==> inputs of ember <==
// cordic
module cordic (
    input clk,
    input rst_n,
    input start,
    input [15:0] angle,
    output reg [15:0] cos,
    output reg [15:0] sin
);
    reg [15:0] sampled_angle;
    reg [15:0] inner_angle;
    reg working;
    reg [3:0] state;
    wire [15:0] ei_radian;
    wire [15:0] tanei;
    wire [15:0] new_inner_angle;
    wire [15:0] new_sin;
    wire [15:0] new_cos;
    wire neg;
    always@(posedge clk or negedge rst_n) begin
        if (!rst_n == 1'b1) begin
            sampled_angle <= 16'b0;
        end
        else begin
            if (start == 1'b1) begin
                sampled_angle <= angle;
            end
            else begin
                sampled_angle <= sampled_angle;
            end
        end
    end
    always@(posedge clk or negedge rst_n) begin
        if (!rst_n == 1'b1) begin
            inner_angle <= 16'b0;
        end
        else begin
            if (start == 1'b1) begin
                inner_angle <= 16'b0;
            end
            else begin
                inner_angle <= new_inner_angle;
            end
        end
    end
    always@(posedge clk or negedge rst_n) begin
        if (!rst_n == 1'b1) begin
            working <= 1'b0;
        end
        else begin
            if (start == 1'b1) begin
                working <= 1'b1;
            end
            else begin
                if (state == 4'b1111) begin
                    working <= 1'b0;
                end
                else begin
                    working <= working;
                end
            end
        end
    end
    always@(posedge clk or negedge rst_n) begin
        if (!rst_n == 1'b1) begin
            state <= 4'b0;
        end
        else begin
            if (start == 1'b1) begin
                state <= 4'b0;
            end
            else begin
  ...
clock: 8.37 ns
lec_check: 0
abc_area: 1
cap_margin: 15
cell_pad_in_sites_detail_placement: 0
core_aspect_ratio: 0.66
core_margin: 2
core_utilization: 72
cts_cluster_diameter: 197
cts_cluster_size: 41
gpl_routability_driven: 1
hold_slack_margin: -0.08
max_routing_layer: met4
min_routing_layer: met1
setup_slack_margin: 1.16
slew_margin: 20
tns_end_percent: 80
run.sh (not shown) runs the stock make flow with config.mk's settings and CLKGATE_MAP_FILE=.
==> indigo (differences from ember) <==
ABC_AREA = default   (was 1)
CAP_MARGIN = 20   (was 15)
CELL_PAD_IN_SITES_DETAIL_PLACEMENT = default   (was 0)
CORE_ASPECT_RATIO = default   (was 0.66)
CTS_CLUSTER_DIAMETER = default   (was 197)
CTS_CLUSTER_SIZE = 72   (was 41)
GPL_ROUTABILITY_DRIVEN = default   (was 1)
HOLD_SLACK_MARGIN = default   (was -0.08)
MAX_ROUTING_LAYER = default   (was met4)
MIN_ROUTING_LAYER = default   (was met1)
PLACE_DENSITY_LB_ADDON = 0.0   (was default)
SETUP_SLACK_MARGIN = default   (was 1.16)
TNS_END_PERCENT = default   (was 80)
==> flow/constraint.sdc (replaced) <==
create_clock -name core_clock -period 13.1 [get_ports {clk}]
set_input_delay 2.6200 -clock core_clock [delete_from_list [all_inputs] [get_ports {clk}]]
set_output_delay 2.6200 -clock core_clock [all_outputs]
set_load 0.01 [all_outputs]
==> delta (differences from ember) <==
TNS_END_PERCENT = default   (was 80)
==> flow/constraint.sdc (replaced) <==
create_clock -name core_clock -period 9.71 [get_ports {clk}]
set_input_delay 1.9420 -clock core_clock [delete_from_list [all_inputs] [get_ports {clk}]]
set_output_delay 1.9420 -clock core_clock [all_outputs]
set_load 0.01 [all_outputs]
==> flow_summary.yaml <==
# generated from flow reports
placed_design:
  hpwlAfterDp_um: 39230
  dp_slack_ps: -6336
finish:
  syn2layout_area_growth_pct: 23.09
floorplanning:
  fp.dieW_um: 190.4
outcome:
  outcome: "failed layout checks"
  violatedChecks: "negative setup slack"
final_timing:
  max_freq_mhz: 65.87
  finalHoldWorstSlack_ps: 530.7
  final-setup-viol-count: 31
  fin_ws_ps: -6812
drt:
  detail_route.wl_per_cell_um: 25.04
logic_synthesis:
  yosysMostFrequentCell: "nor2_1"
  ys_types: 35
power_and_ir_drop:
  ir_drop_mv: 0.1795
grt:
  met2_usage_pct: 74.33
critical_path:
  r2r_cells: 50
The numbers above come from ember.

==> flow_summary.yaml <==
# generated from flow reports
grt:
  met2_usage_pct: 70.18
final_timing:
  fin_ws_ps: -4988
  final-setup-viol-count: 28
  max_freq_mhz: 68.04
  period_needed_ps: 14700
drt:
  detail_route.wl_per_cell_um: 20.82
power_and_ir_drop:
  p_per_area_nw_per_um2: 191.5
  ir_drop_mv: 0.1412
floorplanning:
  dieArea_um2: 24180
outcome:
  violatedChecks: "negative setup slack"
  outcome: "failed layout checks"
placed_design:
  dp_slack_ps: -4929
  hpwlAfterDp_um: 38880
critical_path:
  r2r_cells: 49
finish:
  syn2layout_area_growth_pct: 19.55
The numbers above come from delta.

==> flow_summary.yaml <==
# generated from flow reports
placed_design:
  hpwlAfterDp_um: 32550
outcome:
  violatedChecks: "negative setup slack"
  outcome: "failed layout checks"
logic_synthesis:
  ys_types: 57
grt:
  met2_usage_pct: 61.31
final_timing:
  final-setup-viol-count: 8
  fin_ws_ps: -1400
  finalHoldWorstSlack_ps: 529.3
finish:
  syn2layout_area_growth_pct: 14.84
The numbers above come from indigo.

